## run 1
==> flow/design.v (excerpt) <==
module  uart_top(
								input  clk,
								input  rst_n,
								input  din,
								input sw8,
								output  reg  [23:0] pic_out,
								output  reg [16:0] addr,
								output  reg wr_ram,
								output  tx,
								output  reg pic_done,    
								output  reg  pic_download,    
								output  reg [7:0] rgb_led
								);
Size: roughly 150 flip-flops, roughly 6700 um^2 of cells after synthesis.
==> flow/config.mk <==
export PLATFORM = sky130hd
export DESIGN_NAME = uart_top
export DESIGN_NICKNAME = uart_top
export VERILOG_FILES = /design/flow/design.v
export SDC_FILE = /design/flow/constraint.sdc
export NUM_CORES = 4
export LEC_CHECK = 0
export CAP_MARGIN = 30
export CELL_PAD_IN_SITES_DETAIL_PLACEMENT = 2
export CELL_PAD_IN_SITES_GLOBAL_PLACEMENT = 3
export CORE_MARGIN = 4
export CORE_UTILIZATION = 61
export CTS_CLUSTER_DIAMETER = 253
export CTS_CLUSTER_SIZE = 86
export GPL_ROUTABILITY_DRIVEN = 1
export GPL_TIMING_DRIVEN = 0
export HOLD_SLACK_MARGIN = 0.02
export MAX_ROUTING_LAYER = met5
export PLACE_DENSITY_LB_ADDON = 0.07
export SLEW_MARGIN = 20
export TNS_END_PERCENT = 20
==> flow/constraint.sdc <==
create_clock -name core_clock -period 3.42 [get_ports {clk}]
set_input_delay 0.6840 -clock core_clock [delete_from_list [all_inputs] [get_ports {clk}]]
set_output_delay 0.6840 -clock core_clock [all_outputs]
set_load 0.01 [all_outputs]
run.sh (not shown) runs the stock make flow with config.mk's settings and CLKGATE_MAP_FILE=.
Run 1 | ERROR | global placement without I/O (3_1_place_gp_skip_io)
Edits applied to the flow inputs when going from run 1 to run 2:
Settings: swapping 253 for 260 in CTS_CLUSTER_DIAMETER; clearing MAX_ROUTING_LAYER, which used to be met5; clearing CELL_PAD_IN_SITES_GLOBAL_PLACEMENT, which used to be 3; clearing HOLD_SLACK_MARGIN, which used to be 0.02; swapping 20 for 100 in TNS_END_PERCENT; clearing CELL_PAD_IN_SITES_DETAIL_PLACEMENT, which used to be 2; swapping 86 for 98 in CTS_CLUSTER_SIZE; putting CORE_ASPECT_RATIO at 0.5 where nothing was set; swapping 0 for 1 in GPL_TIMING_DRIVEN; putting SETUP_SLACK_MARGIN at -0.07 where nothing was set.
### Flow results
Run 2: all stages complete, timing, DRC and antenna checks passed
Taking run 1 as the reference, in run 2 initial cell density of the core went up, floorplan core area went down, number of rows in the core area went down, area after synthesis did not really move.
--- input diff run 2..run 3 ---
Settings: clearing CORE_ASPECT_RATIO, which used to be 0.5; putting MAX_ROUTING_LAYER at met4 where nothing was set; swapping 100 for 20 in TNS_END_PERCENT; clearing SETUP_SLACK_MARGIN, which used to be -0.07; putting CELL_PAD_IN_SITES_GLOBAL_PLACEMENT at 3 where nothing was set; swapping 98 for 86 in CTS_CLUSTER_SIZE; swapping 1 for 0 in GPL_TIMING_DRIVEN; swapping 260 for 253 in CTS_CLUSTER_DIAMETER.
## What came out
Compared run 3 against run 2; post-synth area from yosys stat within noise. Status(run 3) = ERROR, stage = global placement without I/O (3_1_place_gp_skip_io). Summary of run 3 over run 2: die height shows an increase of 37%, area after synthesis shows no meaningful change, die size shows a reduction of 0.80%. Summary of the comparison: width of the die is lower in run 3, relative to run 2. Core utilization before placement ended up 0.32 points lower on run 3 than on run 2. Relative to run 2, core box area has gone up in run 3. Taking run 2 over run 3, the count of standard-cell rows ratio works out to 0.70.
--- input diff run 3..run 4 ---
Settings: swapping 4 for 2 in CORE_MARGIN; clearing CTS_CLUSTER_SIZE, which used to be 86; clearing GPL_TIMING_DRIVEN, which used to be 0; swapping 61 for 72 in CORE_UTILIZATION; clearing PLACE_DENSITY_LB_ADDON, which used to be 0.07; swapping 30 for 40 in CAP_MARGIN; putting ABC_AREA at 1 where nothing was set; clearing CTS_CLUSTER_DIAMETER, which used to be 253; clearing GPL_ROUTABILITY_DRIVEN, which used to be 1; clearing CELL_PAD_IN_SITES_GLOBAL_PLACEMENT, which used to be 3; clearing MAX_ROUTING_LAYER, which used to be met4; swapping 3.42 for 7.49 in the clock period (ns, I/O delays scaled along).
==> results <==
Per the final summary, run 4 finished and its layout is clean on timing, DRC and antenna.
Measured against run 3, the net count after synthesis of run 4 comes out at 1.4 times the reference value.
When run 4 is set beside run 3, its chip area in the Yosys report turns out to be 360 um^2 larger.
The share of the yosys chip area belonging to registers of run 4 is lower than that of run 3.
As of run 4, area of the chip had fallen by more than 10% compared to run 3.
Compare run 3 and run 4 | area fraction in xor and xnor cells lower: run 4
Looking at average cell area after synthesis, run 4 sits about 25% lower than run 3 does.
Compared run 4 vs run 3, and area share of fa/ha/maj cells after synthesis is down in run 4.
Taking run 4 over run 3, the vertical die dimension ratio works out to 0.913.
Comparing run 3 and run 4, the lower compound-cell area share of the yosys netlist was measured on run 3.


Setup of run A:
uart_top again, from the RTL that the note above started with.
==> flow/config.mk <==
export PLATFORM = sky130hd
export DESIGN_NAME = uart_top
export DESIGN_NICKNAME = uart_top
export VERILOG_FILES = /design/flow/design.v
export SDC_FILE = /design/flow/constraint.sdc
export NUM_CORES = 4
export LEC_CHECK = 0
export ABC_AREA = 1
export CAP_MARGIN = 20
export CORE_MARGIN = 2
export CORE_UTILIZATION = 72
export CTS_CLUSTER_DIAMETER = 41
export CTS_CLUSTER_SIZE = 37
export GPL_ROUTABILITY_DRIVEN = 0
export PLACE_DENSITY_LB_ADDON = 0.08
export SETUP_SLACK_MARGIN = 0.79
export SLEW_MARGIN = 20
==> flow/constraint.sdc <==
create_clock -name core_clock -period 2.84 [get_ports {clk}]
set_input_delay 0.5680 -clock core_clock [delete_from_list [all_inputs] [get_ports {clk}]]
set_output_delay 0.5680 -clock core_clock [all_outputs]
set_load 0.01 [all_outputs]
From the logs: run A reached the end of the flow and failed the layout checks with negative setup slack.
Modified inputs, run B compared to run A
- removing PLACE_DENSITY_LB_ADDON (formerly 0.08)
- removing CTS_CLUSTER_DIAMETER (formerly 41)
- removing GPL_ROUTABILITY_DRIVEN (formerly 0)
- removing ABC_AREA (formerly 1)
- removing CTS_CLUSTER_SIZE (formerly 37)
- changing CORE_UTILIZATION from 72 to 40
- removing SETUP_SLACK_MARGIN (formerly 0.79)
- changing the clock period (ns, I/O delays scaled along) from 2.84 to 10.0
--- outcome ---
Across run A and run B, a clean result was obtained everywhere but in run A.
Compared with run A, in run B chip area line of the yosys report down 360 um2, required time of the worst setup path increased by 6.97 ns relative to the old numbers.
Comparing run B and run A, the lower parity-gate share of the synthesized area counting xor and xnor cells is on run A.
--- input diff run B..run C ---
- an added CELL_PAD_IN_SITES_GLOBAL_PLACEMENT of 1
- an added ABC_AREA of 1
- a change of SLEW_MARGIN from 20 to 25
- an added MAX_ROUTING_LAYER of met4
- an added GPL_ROUTABILITY_DRIVEN of 1
==> results <==
- Against run B as the reference, run C delivers a higher synthesized netlist cell count.
- On storage element area, run B and run C are basically level.
- Taking run B as the reference, in run C share of power burned in registers fell 2.4 points, wire length of the first global-routing pass rose about 13%, power rose 5.4%, portion of the clock cycle consumed by the worst path in the final layout fell 1.2 points.
- The higher overall track demand over capacity in global routing came out of run C.
- The chip area from the yosys synthesis statistics in run C is 1.05 times that in run B.
- Between run B and run C, internal power contribution is higher for run C, run B comes in under that.
Input-level comparison between run D and run C:
- swapping 40 for 43 in CORE_UTILIZATION
- clearing ABC_AREA, which used to be 1
- putting CELL_PAD_IN_SITES_DETAIL_PLACEMENT at 1 where nothing was set
- swapping 1 for 0 in GPL_ROUTABILITY_DRIVEN
- putting HOLD_SLACK_MARGIN at 0.04 where nothing was set
- swapping 25 for 5 in SLEW_MARGIN
- putting CORE_ASPECT_RATIO at 1.5 where nothing was set
- putting CTS_CLUSTER_SIZE at 60 where nothing was set
- swapping 2 for 3 in CORE_MARGIN
- clearing MAX_ROUTING_LAYER, which used to be met4
- putting SETUP_SLACK_MARGIN at 1.72 where nothing was set
- putting CTS_CLUSTER_DIAMETER at 343 where nothing was set
- putting GPL_TIMING_DRIVEN at 0 where nothing was set
--- outcome ---
Compared with run C, run D shows a lower width of the die.
In run D, logic share of the area is higher than in run C.
The die area reported for run D is smaller than that of run C by 8.5%.
The higher final-layout clock buffer total came out of run C.
Setup changes, run D to run E
- a deleted GPL_ROUTABILITY_DRIVEN that had been 0
- a change of CORE_UTILIZATION from 43 to 49
- a change of CELL_PAD_IN_SITES_DETAIL_PLACEMENT from 1 to 2
- a deleted CORE_ASPECT_RATIO that had been 1.5
Findings:
- Run E: it failed with a tool error in clock tree synthesis, so there are no final results.
- The flop and latch count out of synthesis on run E is in line with that on run D.
- Comparing run D with run E, the multiplexer share of the synthesized area came out essentially unchanged.
- Lower HPWL after detailed placement goes to run D over run E.
- Reported for run E and run D, share of the synthesized netlist area taken by xor and xnor gates turned out identical to the last digit.
- On horizontal die dimension: between run E and run D, it ends up lower for run D.
- Die area on run E is down relative to run D.
- Going from run D to run E, the area of placed instances was found to have gone down by 0.45%.


The RTL this note starts from:
==> flow/design.v <==
`timescale 1ns / 1ps
module uart_rx(
               input               clk          ,		 
               input               rst_n        ,	
               input               din          ,
               output  reg [7:0]    dout         ,		
               output  reg         dout_vld     
               );
parameter    	   BPS	  =	217;	 
reg   [14:0]        cnt0         ;
wire                add_cnt0     ;
wire                end_cnt0     ;
reg   [ 3:0]        cnt1         ;
wire                add_cnt1     ;
wire                end_cnt1     ;
reg                 rx0          ;	
reg                 rx1          ;	
reg                 rx2          ;	
wire                rx_en        ;
reg                 flag_add     ;
always @ (posedge clk or negedge rst_n) begin
	if(!rst_n) begin
		rx0 <= 1'b1;
        rx1 <= 1'b1;
        rx2 <= 1'b1;
	end
	else begin
		rx0 <= din;
        rx1 <= rx0;
        rx2 <= rx1;
	end
end
assign rx_en = rx2 & ~rx1;	
always @(posedge clk or negedge rst_n)begin
    if(!rst_n)begin
        cnt0 <= 0;
    end
    else if(add_cnt0)begin
        if(end_cnt0)
            cnt0 <= 0;
        else
            cnt0 <= cnt0 + 1;
    end
end
assign add_cnt0 = flag_add;
assign end_cnt0 = add_cnt0 && cnt0==BPS-1 ;
always @(posedge clk or negedge rst_n)begin 
    if(!rst_n)begin
        cnt1 <= 0;
    end
    else if(add_cnt1)begin
        if(end_cnt1)
            cnt1 <= 0;
        else
            cnt1 <= cnt1 + 1;
    end
end
assign add_cnt1 = end_cnt0;
assign end_cnt1 = add_cnt1 && cnt1==9-1 ;  
always @ (posedge clk or negedge rst_n)begin
	if(!rst_n) begin
		flag_add <= 1'b0;
	end
	else if(rx_en) begin		
		flag_add <= 1'b1;	
	end
    else if(end_cnt1) begin		
		flag_add <= 1'b0;	
	end
end
always @ (posedge clk or negedge rst_n)begin
	if(!rst_n) begin
		dout <= 8'd0;
	end
	else if(add_cnt0 && cnt0==BPS/2-1 && cnt1!=0) begin		 
	    dout[cnt1-1]<= rx2 ;
	end
end
always @ (posedge clk or negedge rst_n)begin
	if(!rst_n) begin
		dout_vld <= 1'b0;
	end
    else if(end_cnt1) begin		
		dout_vld <= 1'b1;	
	end
	else begin	
        dout_vld <= 1'b0;			
	end
end
endmodule
`timescale 1ns / 1ps
module uart_tx(
                 input             clk    ,			
                 input             rst_n  ,		
                 input [7:0]       din    ,
                 input             din_vld,	  
                 output reg        rdy    ,   
                 output reg        dout   
             );
parameter         BPS    = 217;
reg   [7:0]       tx_data_tmp;	
reg               flag_add   ;
reg   [14:0]      cnt0       ;
wire              add_cnt0   ;
wire              end_cnt0   ;
reg   [ 3:0]      cnt1       ;
wire              add_cnt1   ;
wire              end_cnt1   ;
wire  [ 9:0]      data       ;
always  @(posedge clk or negedge rst_n)begin
    if(rst_n==1'b0)begin
        flag_add <= 0;
    end
    else if(flag_add==0 && din_vld)begin
        flag_add <= 1;
    end
    else if(end_cnt1)begin
        flag_add <= 0;
    end
end
always @(posedge clk or negedge rst_n)begin
    if(!rst_n)begin
        cnt0 <= 0;
    end
    else if(add_cnt0)begin
        if(end_cnt0)
            cnt0 <= 0;
        else
            cnt0 <= cnt0 + 1;
    end
end
assign add_cnt0 = flag_add;
assign end_cnt0 = add_cnt0 && cnt0==BPS-1 ;
always @(posedge clk or negedge rst_n)begin 
    if(!rst_n)begin
        cnt1 <= 0;
    end
    else if(add_cnt1)begin
        if(end_cnt1)
            cnt1 <= 0;
        else
            cnt1 <= cnt1 + 1;
    end
end
assign add_cnt1 = end_cnt0;
assign end_cnt1 = add_cnt1 && cnt1==10-1 ;
always @ (posedge clk or negedge rst_n) begin
	if(!rst_n) begin
		tx_data_tmp <=8'd0;
	end
	else if(flag_add==1'b0 && din_vld) begin	
		tx_data_tmp <= din;	
	end
end
always @ (posedge clk or negedge rst_n) begin
	if(!rst_n) begin
		dout <= 1'b1;
	end
	else if(add_cnt0 && cnt0==1-1)begin
        dout<= data[cnt1];
    end 
end
assign  data = {1'b1,tx_data_tmp,1'b0};  
always  @(*)begin
    if(din_vld || flag_add)
        rdy = 1'b0;
    else
        rdy = 1'b1;
end
endmodule
module  uart_top(
								input  clk,
								input  rst_n,
								input  din,
								input sw8,
								output  reg  [23:0] pic_out,
								output  reg [16:0] addr,
								output  reg wr_ram,
								output  tx,
								output  reg pic_done,    
								output  reg  pic_download,    
								output  reg [7:0] rgb_led
								);
	wire   dout_vld;
	wire  [7:0] dout;
	reg [3:0] code_p;
	reg  [4:0]  cnt;
	reg  [3:0]  state;
	wire  [3:0]  code;
	wire [7:0]  temp;
	reg [23:0] pic_reg;
	parameter  monitor=0;   
	parameter  second=1 ;
	parameter  third=2 ;
	parameter   fouth=3;
	parameter   fiveth=4;
	parameter   sixth=5;
	parameter   send=6;
	parameter   stop=7;
	assign temp=(dout>8'd57)?(dout-8'd87):(dout-8'd48);
	assign code=temp[3:0];
	always  @ (posedge clk or negedge rst_n)
	    begin
			if  (!rst_n)
			   begin
			      state<=monitor;
				  wr_ram<=1;
				  pic_out<=0;
				  addr<=0;
				  pic_done<=0;
				  end
			else
	case (state)
	monitor:	begin
				   if (dout_vld)
						begin
						    wr_ram<=1;	
							pic_reg[23:20]<=code;
							state<=second;
							code_p<=code;
						end
				 else
				          state<=monitor;
					end
	second:	begin
					if (dout_vld)
							begin
								pic_reg[19:16]<=code;
								state<=third;
								rgb_led<={code_p,code};
							end
					else
							state<=second;
					end
		third:		begin
					if (dout_vld)
						begin
							pic_reg[15:12]<=code;
							state<=fouth;
							code_p<=code;
						end
					else
						state<=third;
					end
		fouth:		begin
					if (dout_vld)
						begin
							pic_reg[11:8]<=code;
							state<=fiveth;
							rgb_led<={code_p,code};
						end
					else
						state<=fouth;
					end
		fiveth:		begin
					if (dout_vld)
						begin
							pic_reg[7:4]<=code;
							state<=sixth;
							code_p<=code;
						end
					else
						state<=fiveth;
					end
        sixth:		begin
					if (dout_vld)
						begin
							pic_reg[3:0]<=code;
							state<=send;
							rgb_led<={code_p,code};
						end
					else
						state<=sixth;
					end
		send: 	 begin
						wr_ram<=0;
						pic_out<=pic_reg;
						if (addr<479)
							begin
								addr<=addr+1;								
								pic_done<=0;
								state<=monitor;
							end
			         else if (addr==479)
					        begin								 
							     addr<=0;		
								 pic_done<=1;
								 state<=stop;								
							end	 
						end
		stop:  begin
					if  (sw8==1)
					    state<=monitor;
					else
						begin
						state<=stop;
						end
				  end
		     endcase
		end
		always  @ (posedge  clk or negedge rst_n)
		    begin
				if (!rst_n)
					cnt<=0;
				else if (state==send)
				    cnt<=cnt+1;
			    else 
					cnt<=cnt;
			end
		always  @ (posedge  clk or negedge rst_n)
			begin
				if (!rst_n)
					pic_download<=1;
		   else if (cnt>=15)
					pic_download<=0;
			else
					pic_download<=1;
			end
		uart_rx #(.BPS(16)) uart_rx(
								.clk(clk),
								.rst_n(rst_n),
								.din(din),
								.dout(dout),
								.dout_vld(dout_vld)
								);
	   uart_tx #(.BPS(16)) uart_tx(
                              .clk(clk)    ,			
                              .rst_n(rst_n)  ,		
							  .din_vld(dout_vld)    ,
							  .din(dout),
							  .dout(tx),
							  .rdy()
							); 
		endmodule 
Settings: LEC_CHECK=0, ABC_AREA=1, CAP_MARGIN=0, CORE_MARGIN=2, CORE_UTILIZATION=68, CTS_CLUSTER_DIAMETER=90, GPL_ROUTABILITY_DRIVEN=1, GPL_TIMING_DRIVEN=1, PLACE_DENSITY=0.37, SETUP_SLACK_MARGIN=0.66, SLEW_MARGIN=20; clock period 2.26 ns.
The baseline finished with negative setup slack left.
Then changed:
- PLACE_DENSITY: 0.37 -> 0.61
- SETUP_SLACK_MARGIN: 0.66 -> default
The changed run finished but failed the layout checks on negative setup slack.
Count of clock-buffer cells in the layout went up by 3.
Non-clock buffer count came out lower by 43.
Critical path depth is lower by 1.
Worst setup slack gains 66 ps.
Via count falls by roughly a tenth.
Die area does not change.
Clock skew is about the same.
Total power goes down slightly.
Cell count goes down by a few percent.
Worst hold slack improved by 15 ps.
Then changed:
- CORE_UTILIZATION: 68 -> 72
- CTS_CLUSTER_DIAMETER: 90 -> 260
- CTS_CLUSTER_SIZE: default -> 72
- PLACE_DENSITY: 0.61 -> 0.36
- SETUP_SLACK_MARGIN: default -> -0.08
- clock period: 2.26 -> 2.2 ns (I/O delays scaled with it)
Result: With this change the flow reached the layout checks and failed them: negative hold slack, negative setup slack. Sequential share of layout area barely changes. Total power is higher by 3.0%. Worst setup slack degrades by 290 ps. Combinational power went up by 8.5%. Clock skew hardly moves. Global-route usage is higher by 4.4 points. Wire length grows by 19%. Hold slack gets worse by 68 ps. Final cell count stays the same.
Then changed:
- ABC_AREA: 1 -> default
- CAP_MARGIN: 0 -> 30
- CORE_UTILIZATION: 72 -> 68
- CTS_CLUSTER_SIZE: 72 -> default
- PLACE_DENSITY: 0.36 -> 0.61
- SETUP_SLACK_MARGIN: -0.08 -> default
- clock period: 2.2 -> 2.26 ns (I/O delays scaled with it)
This time the run finished but fails on negative setup slack. Global-route usage is lower by 5.5 points. Via count drops by a quarter to a third. Clock-buffer cell count went up by 4. Cell area went down by a few percent. Wire length fell by about a fifth. Maximum frequency falls by roughly a tenth.
Then changed:
- ABC_AREA: default -> 0
- CTS_CLUSTER_SIZE: default -> 72
- PLACE_DENSITY: 0.61 -> 0.35
- SETUP_SLACK_MARGIN: default -> 0.62
- clock period: 2.26 -> 2.16 ns (I/O delays scaled with it)
Result:
- With this change the flow failed in global routing
- die size stays the same
- synthesized area is unchanged
- synthesized cell count is unchanged
Power and IR drop assume default switching activity.
